==> run a <==
==> flow/design.v <==
module FAdd(
    input rst,
    input clk,
    input  [31:0]               a,
    input  [31:0]               b,
    output reg [31:0]           c,
    output reg [2:0]           state
);
    parameter NAN = 32'b01111111100000000000000000000001;  
    parameter ZERO = 32'b0;  
    wire a_s = a[31];
    wire b_s = b[31];
    wire [7:0] a_e = a[30:23];
    wire [7:0] b_e = b[30:23];
    wire [22:0] a_m = a[22:0];
    wire [22:0] b_m = b[22:0];
    wire a_e_max = a_e == 8'b11111111;
    wire b_e_max = b_e == 8'b11111111;
    wire a_e_min = a_e == 8'b0;
    wire b_e_min = b_e == 8'b0;
    wire a_m_min = a_m == 23'b0;
    wire b_m_min = b_m == 23'b0;
    wire a_inf = a_e_max & a_m_min;
    wire b_inf = b_e_max & b_m_min;
    wire a_nan = a_e_max & ~a_m_min;
    wire b_nan = b_e_max & ~b_m_min;
    wire a_zero = a_e_min & a_m_min;
    wire b_zero = b_e_min & b_m_min;
    wire a_denorm = a_e_min & ~a_m_min;
    wire b_denorm = b_e_min & ~b_m_min;
    wire inverse = (a_s ^ b_s) & (a_e == b_e) & (a_m == b_m);
    wire special_case = a_nan | b_nan | a_inf | b_inf | a_zero | b_zero | inverse;
    wire [31:0] special_output = (a_nan | b_nan) ? NAN :
    a_inf ? ((b_inf & (a_s ^ b_s)) ? NAN : a) :
    b_inf ? b :
    a_zero ? ((b_zero & (a_s ^ b_s) ? ZERO : b)) :
    b_zero ? a :
    inverse ? ZERO : 32'hffffffff;
    reg a_sign;
    reg b_sign;
    reg [26:0] a_add;
    reg [26:0] b_add;
    reg [7:0] a_exp;
    reg [7:0] b_exp;
    parameter READ = 3'd0,
    ALIGN = 3'd1,
    ADD = 3'd2,
    NORM = 3'd3,
    DENORM = 3'd4,
    ROUND = 3'd5,
    PACK = 3'd6,
    OUTPUT = 3'd7;
    reg c_sign;
    reg[27:0] c_add;
    reg[7:0] c_exp;
always @(posedge clk) begin
if (!rst) begin
    state <= READ;
end
else begin
case (state)
READ: begin
    a_sign <= a_s;
    b_sign <= b_s;
    a_add <= {~a_denorm, a_m, 3'b0};
    b_add <= {~b_denorm, b_m, 3'b0};
    a_exp <= a_denorm ? 8'b1 : a_e;
    b_exp <= b_denorm ? 8'b1 : b_e;
    c <= special_output;
    state <= special_case ? OUTPUT : ALIGN;
end
ALIGN: begin
    if (a_exp > b_exp) begin
        b_exp <= b_exp + 1;
        b_add <= b_add >> 1;
        b_add[0] <= b_add[0] | b_add[1];  
    end else if (a_exp < b_exp) begin
        a_exp <= a_exp + 1;
        a_add <= a_add >> 1;
        a_add[0] <= a_add[0] | a_add[1];
    end else begin
        state <= ADD;
    end
end
ADD: begin
    c_exp <= a_exp;
    if (a_sign == b_sign) begin
        c_add <= a_add + b_add;
        c_sign <= a_sign;
    end else if (a_add > b_add) begin
        c_add <= a_add - b_add;
        c_sign <= a_sign;
    end else begin
        c_add <= b_add - a_add;
        c_sign <= b_sign;
    end
    state <= NORM;
end
NORM: begin
    if (c_add[27]) begin  
        c_exp <= c_exp + 1;
        c_add <= c_add >> 1;
        c_add[0] <= c_add[0] | c_add[1];
    end else if (~c_add[26] & c_exp != 8'b0) begin  
        c_exp <= c_exp - 1;
        c_add <= c_add << 1;
    end else begin
        state <= DENORM;
    end
end
DENORM: begin
    if (c_exp == 8'b0) begin  
        c_exp <= c_exp + 1;
        c_add <= c_add >> 1;
        c_add[0] <= c_add[0] | c_add[1];
    end
    state <= ROUND;
end
ROUND: begin
    if (c_add[2] & (c_add[1] | c_add[0] | c_add[3])) begin
        c_add <= c_add + 4'b1000;
    end
    state <= PACK;
end
PACK: begin
    c[31] <= c_sign;
    c[22:0] <= c_add[25:3];
    if (c_exp == 8'b11111111) begin  
        c[30:0] <= {8'b11111111, 23'b0};
    end else if (c_add[27]) begin  
        c[30:23] <= c_exp + 1;
    end else if (~c_add[26]) begin  
        c[30:23] <= c_exp - 1;
    end else begin
        c[30:23] <= c_exp;
    end
    state <= OUTPUT;
end
OUTPUT: begin
end
endcase
end
end
endmodule
==> flow/run.sh <==
#!/bin/bash
# the make line also repeats each setting of config.mk as NAME=value (left out here)
make -C /OpenROAD-flow-scripts/flow DESIGN_CONFIG=/design/flow/config.mk WORK_HOME=/design/flow/orfs CLKGATE_MAP_FILE= finish
==> flow/config.mk <==
export PLATFORM = sky130hd
export DESIGN_NAME = FAdd
export DESIGN_NICKNAME = FAdd
export VERILOG_FILES = /design/flow/design.v
export SDC_FILE = /design/flow/constraint.sdc
export NUM_CORES = 4
export LEC_CHECK = 0
export CAP_MARGIN = 20
export CORE_MARGIN = 2
export CORE_UTILIZATION = 40
export CTS_CLUSTER_DIAMETER = 400
export CTS_CLUSTER_SIZE = 99
export SLEW_MARGIN = 20
export TNS_END_PERCENT = 15
==> flow/constraint.sdc <==
create_clock -name core_clock -period 10.0 [get_ports {clk}]
set_input_delay 2.0000 -clock core_clock [delete_from_list [all_inputs] [get_ports {clk}]]
set_output_delay 2.0000 -clock core_clock [all_outputs]
set_load 0.01 [all_outputs]
==> run b: changes against run a <==
Settings changed: ABC_AREA set to 1, CTS_CLUSTER_DIAMETER 400 to not set, CTS_CLUSTER_SIZE 99 to not set, HOLD_SLACK_MARGIN set to 0.3, TNS_END_PERCENT 15 to 65.
==> run c: changes against run a <==
Settings changed: CORE_UTILIZATION 40 to 66, CTS_CLUSTER_DIAMETER 400 to 384, CTS_CLUSTER_SIZE 99 to 100, TNS_END_PERCENT 15 to not set.
==> flow/constraint.sdc (replaced) <==
create_clock -name core_clock -period 7.16 [get_ports {clk}]
set_input_delay 1.4320 -clock core_clock [delete_from_list [all_inputs] [get_ports {clk}]]
set_output_delay 1.4320 -clock core_clock [all_outputs]
set_load 0.01 [all_outputs]
==> notes <==
- Of run a and run c, run a has the higher worst setup slack (gap 2.5 ns).
- In run a the global-route usage is lower than in run b, by 2.4 points.
- Between run a and run c, the lower die size is in run c (gap 63%, measured against run c).
- Between run b and run c, the lower synthesized area is in run c (gap 20%, measured against run c).
- Power: run b > run c > run a.
- Against run c, the clock power of run a is lower by about 30%.
- Against run b, the critical path depth of run a is lower by 6.
- In run a the register-to-register slack is better than in run c, by 3.3 ns.
- Sequential share of layout area: run b < run a < run c.
- Cell count: run c is smaller than run a (about 9%).
- Against run b, the via count of run a is smaller by 24%.

---

==> inputs of trial 96 <==
// FAdd: RTL as listed in full above, without the edits since
clock: 5.6 ns
lec_check: 0
abc_area: 1
cap_margin: 20
cell_pad_in_sites_global_placement: 2
core_aspect_ratio: 0.84
core_margin: 6
core_utilization: 61
cts_cluster_diameter: 328
cts_cluster_size: 28
gpl_timing_driven: 1
max_routing_layer: met4
min_routing_layer: met2
place_density: 0.46
slew_margin: 10
run.sh (not shown) runs the stock make flow with config.mk's settings and CLKGATE_MAP_FILE=.
==> trial 40 (differences from trial 96) <==
Settings changed: ABC_AREA 1 to not set, CELL_PAD_IN_SITES_GLOBAL_PLACEMENT 2 to not set, CORE_ASPECT_RATIO 0.84 to not set, CORE_MARGIN 6 to 2, CORE_UTILIZATION 61 to 40, CTS_CLUSTER_DIAMETER 328 to 399, CTS_CLUSTER_SIZE 28 to 99, GPL_TIMING_DRIVEN 1 to not set, MAX_ROUTING_LAYER met4 to not set, MIN_ROUTING_LAYER met2 to not set, PLACE_DENSITY 0.46 to not set, SETUP_SLACK_MARGIN set to -0.98, SLEW_MARGIN 10 to 20.
==> flow/constraint.sdc (replaced) <==
create_clock -name core_clock -period 10.0 [get_ports {clk}]
set_input_delay 2.0000 -clock core_clock [delete_from_list [all_inputs] [get_ports {clk}]]
set_output_delay 2.0000 -clock core_clock [all_outputs]
set_load 0.01 [all_outputs]
==> comparison table <==
quantity	trial 96	trial 40
Top area contributor share	27.1%	32.5%
Multiplexer area fraction after synthesis	0%	1.81%
Proportion of synthesized chip area in sequential cells	27.5%	32.9%
Run status	aborted with a tool error	timing/DRC/antenna clean
Failing step	global placement without I/O	-
Mapped Cells	2,514	1,542
Horizontal extent of the die	187 um	185 um
DIE AREA	0.0296 sq mm	0.0341 sq mm
Row cnt	53	66
Chip area in the Yosys report	0.0156 sq mm	0.0130 sq mm
Number of cells in Yosys stat	2,514	1,542
Mean instance size in the synthesized netlist	6.21 sq um	8.45 sq um
Height of the chip	159 um	185 um
Yosys aoi share	11.6%	25.0%
Number of nets at floorplan	2,679	1,707
Core area	0.0251 sq mm	0.0323 sq mm

---

==> 03-27: inputs <==
RTL: the design.v shown in full above, as it stands there.
Settings: LEC_CHECK=0, CAP_MARGIN=20, CORE_ASPECT_RATIO=1.03, CORE_MARGIN=3, CORE_UTILIZATION=40, CTS_CLUSTER_DIAMETER=371, CTS_CLUSTER_SIZE=98, GPL_ROUTABILITY_DRIVEN=1, MIN_ROUTING_LAYER=met1, PLACE_DENSITY_LB_ADDON=0.27, SETUP_SLACK_MARGIN=-0.32, SLEW_MARGIN=20; clock period 3.3 ns.
==> 07-17 (differences from 03-27) <==
Settings changed: CORE_UTILIZATION 40 to 65, CTS_CLUSTER_DIAMETER 371 to 29, CTS_CLUSTER_SIZE 98 to unset, PLACE_DENSITY_LB_ADDON 0.27 to unset, SETUP_SLACK_MARGIN -0.32 to 0.19, TNS_END_PERCENT set to 5.
==> flow/constraint.sdc (replaced) <==
create_clock -name core_clock -period 3.67 [get_ports {clk}]
set_input_delay 0.7340 -clock core_clock [delete_from_list [all_inputs] [get_ports {clk}]]
set_output_delay 0.7340 -clock core_clock [all_outputs]
set_load 0.01 [all_outputs]
==> 05-16 (differences from 03-27) <==
Settings changed: CTS_CLUSTER_DIAMETER 371 to 397, CTS_CLUSTER_SIZE 98 to 99, SETUP_SLACK_MARGIN -0.32 to -0.26.
==> qor summary <==
Status: 03-27 failed layout checks; 07-17 failed layout checks; 05-16 failed layout checks
Violated checks: 03-27 setup timing; 07-17 setup timing; 05-16 setup timing
Final worst path period need: 03-27 3.50 ns; 07-17 3.73 ns; 05-16 3.48 ns
Comb. cell area: 03-27 8220 µm²; 07-17 8400 µm²; 05-16 8260 µm²
Number of buffers other than clock buffers in the final layout: 03-27 435; 07-17 234; 05-16 438
Die Span Y: 03-27 189 µm; 07-17 150 µm; 05-16 189 µm
Destination of the worst hold path: 03-27 a_add[1]$_SDFFCE_PN0P_; 07-17 a_add[10]$_DFFE_PP_; 05-16 c[31]$_DFFE_PP_
Chip area: 03-27 34800 µm²; 07-17 21800 µm²; 05-16 34800 µm²
Global Route met3 Usage: 03-27 4.21%; 07-17 11.3%; 05-16 3.50%
Hold slack: 03-27 0.620 ns; 07-17 0.683 ns; 05-16 0.615 ns
Cell area after layout: 03-27 17600 µm²; 07-17 16100 µm²; 05-16 17600 µm²
Worst reg2reg path depth: 03-27 12; 07-17 12; 05-16 14
DRT met1 WL: 03-27 22300 µm; 07-17 17300 µm; 05-16 23200 µm
Initial standard-cell utilization of the core: 03-27 40.9%; 07-17 67.7%; 05-16 40.9%
Largest fanout on the critical path: 03-27 13; 07-17 9; 05-16 11

---

==> inputs of pepper <==
// FAdd: RTL as listed in full above, without the edits since
clock: 3.3 ns
lec_check: 0
cap_margin: 20
core_aspect_ratio: 1.03
core_margin: 3
core_utilization: 58
cts_cluster_diameter: 28
gpl_routability_driven: 1
min_routing_layer: met1
setup_slack_margin: 0.19
slew_margin: 20
==> inputs of maple, as changes to pepper <==
--- a/flow/config.mk
+++ b/flow/config.mk
@@ -9,6 +9,7 @@
 export CORE_ASPECT_RATIO = 1.03
-export CORE_MARGIN = 3
-export CORE_UTILIZATION = 58
-export CTS_CLUSTER_DIAMETER = 28
+export CORE_MARGIN = 2
+export CORE_UTILIZATION = 65
+export CTS_CLUSTER_DIAMETER = 323
 export GPL_ROUTABILITY_DRIVEN = 1
+export MAX_ROUTING_LAYER = met4
 export MIN_ROUTING_LAYER = met1
@@ -16 +17,2 @@
 export SLEW_MARGIN = 20
+export TNS_END_PERCENT = 5
==> flow/constraint.sdc (replaced) <==
create_clock -name core_clock -period 1.63 [get_ports {clk}]
set_input_delay 0.3260 -clock core_clock [delete_from_list [all_inputs] [get_ports {clk}]]
set_output_delay 0.3260 -clock core_clock [all_outputs]
set_load 0.01 [all_outputs]
==> comparison table <==
metric	pepper	maple
Status	finished with violations	stopped before the end
Failing step	-	clock tree synthesis
Layout check failures	negative setup slack	-
Last weighted congestion value of the routability-driven placer	1.056	1.201
Cell total after placement	2115	2368
Die extent in x	153.7 um	143.5 um
Yosys cell types	80	80
Number of placement rows	55	52
Post-detail-place hpwl	39340 um	46340 um
Effective utilization at floorplan	59.20%	66.35%
Dpl cell area	0.01638 mm^2	0.01838 mm^2
DIE AREA	0.02431 mm^2	0.02121 mm^2
Pre-CTS WS	-0.3060 ns	-2.038 ns
Area of the core	0.02202 mm^2	0.01965 mm^2
Die extent in y	158.2 um	147.7 um
Multiplexer area fraction after synthesis	1.814%	1.814%

---

==> build 16 <==
Starts from the design.v that is shown in full above.
clock: 10.0 ns
lec_check: 0
cap_margin: 20
core_aspect_ratio: 0.84
core_margin: 2
core_utilization: 40
gpl_timing_driven: 0
slew_margin: 20
==> inputs of build 80, as changes to build 16 <==
CORE_ASPECT_RATIO = default   (was 0.84)
CORE_UTILIZATION = 38   (was 40)
GPL_TIMING_DRIVEN = default   (was 0)
==> flow/constraint.sdc (replaced) <==
create_clock -name core_clock -period 5.36 [get_ports {clk}]
set_input_delay 1.0720 -clock core_clock [delete_from_list [all_inputs] [get_ports {clk}]]
set_output_delay 1.0720 -clock core_clock [all_outputs]
set_load 0.01 [all_outputs]
==> inputs of build 46, as changes to build 16 <==
CORE_ASPECT_RATIO = default   (was 0.84)
CORE_UTILIZATION = 72   (was 40)
CTS_CLUSTER_SIZE = 14   (was default)
GPL_TIMING_DRIVEN = default   (was 0)
SETUP_SLACK_MARGIN = -0.4   (was default)
==> flow/constraint.sdc (replaced) <==
create_clock -name core_clock -period 4.16 [get_ports {clk}]
set_input_delay 0.8320 -clock core_clock [delete_from_list [all_inputs] [get_ports {clk}]]
set_output_delay 0.8320 -clock core_clock [all_outputs]
set_load 0.01 [all_outputs]
==> inputs of trial 79, as changes to build 16 <==
ABC_AREA = 1   (was default)
CORE_ASPECT_RATIO = default   (was 0.84)
CORE_UTILIZATION = 62   (was 40)
CTS_CLUSTER_DIAMETER = 350   (was default)
CTS_CLUSTER_SIZE = 96   (was default)
GPL_TIMING_DRIVEN = default   (was 0)
==> flow/constraint.sdc (replaced) <==
create_clock -name core_clock -period 3.06 [get_ports {clk}]
set_input_delay 0.6120 -clock core_clock [delete_from_list [all_inputs] [get_ports {clk}]]
set_output_delay 0.6120 -clock core_clock [all_outputs]
set_load 0.01 [all_outputs]
==> impl_metrics.sql <==
-- load yosys + openroad results
INSERT INTO impl_metrics (metric_group, metric, value, unit) VALUES
('final_layout', 'final.signal_inverter_count', '99', ''),
('final_layout', 'utilization', '0.446', ''),
('final_timing', 'final_min_period_over_clock_period', '0.772', ''),
('final_timing', 'setup_viol', '0', ''),
('placed_design', 'detailed_place.area', '0.0144', 'mm2'),
('status', 'status', 'timing/DRC/antenna clean', ''),
('power', 'sequentialPower', '1.70', 'mW');
# the run above: build 80

==> impl_metrics.sql <==
-- load yosys + openroad results
INSERT INTO impl_metrics (metric_group, metric, value, unit) VALUES
('final_layout', 'final.signal_inverter_count', '442', ''),
('final_timing', 'final_min_period_over_clock_period', '0.975', ''),
('power', 'sequentialPower', '3.61', 'mW'),
('placed_design', 'detailed_place.area', '0.0178', 'mm2'),
('final_timing', 'setup_viol', '0', ''),
('worst_setup_path', 'critPathBufInv', '1', ''),
('status', 'status', 'timing/DRC/antenna clean', ''),
('final_layout', 'utilization', '0.736', ''),
('power', 'p_per_area', '1000', 'mW/mm2');
# the run above: trial 79

==> impl_metrics.sql <==
-- load yosys + openroad results
INSERT INTO impl_metrics (metric_group, metric, value, unit) VALUES
('final_layout', 'utilization', '0.477', ''),
('power', 'sequentialPower', '0.893', 'mW'),
('status', 'status', 'timing/DRC/antenna clean', ''),
('floorplan', 'placeableCoreArea', '0.0321', 'mm2'),
('grt', 'maximum_number_of_pins_on_one_net_before_global_route_repair', '25', ''),
('final_layout', 'comb_cells', '1207', ''),
('synth', 'yosysChipArea', '0.0130', 'mm2'),
('final_timing', 'setup_viol', '0', ''),
('synth', 'yosysTopAreaCell', 'sky130_fd_sc_hd__edfxtp_1', ''),
('worst_setup_path', 'critical_path.endpoint_type', 'register', ''),
('floorplan', 'die_area', '0.0341', 'mm2');
# the run above: build 16

==> impl_metrics.sql <==
-- load yosys + openroad results
INSERT INTO impl_metrics (metric_group, metric, value, unit) VALUES
('worst_setup_path', 'critical_path.top_delay_family', 'simple AND/OR/NAND/NOR gates', ''),
('power', 'sequentialPower', '2.19', 'mW'),
('final_timing', 'tns', '-0.0750', 'ns'),
('worst_setup_path', 'cp.depth', '12', ''),
('synth', 'ys.flop_type', 'sky130_fd_sc_hd__edfxtp_1', ''),
('final_layout', 'utilization', '0.841', ''),
('status', 'so.violations', 'setup timing', ''),
('final_timing', 'setup_viol', '1', ''),
('final_timing', 'final_min_period_over_clock_period', '1.02', ''),
('status', 'status', 'failed layout checks', ''),
('placed_design', 'detailed_place.area', '0.0144', 'mm2'),
('final_timing', 'final.setup.worst_slack', '-0.0750', 'ns');
# the run above: build 46

Power and IR drop assume default switching activity.
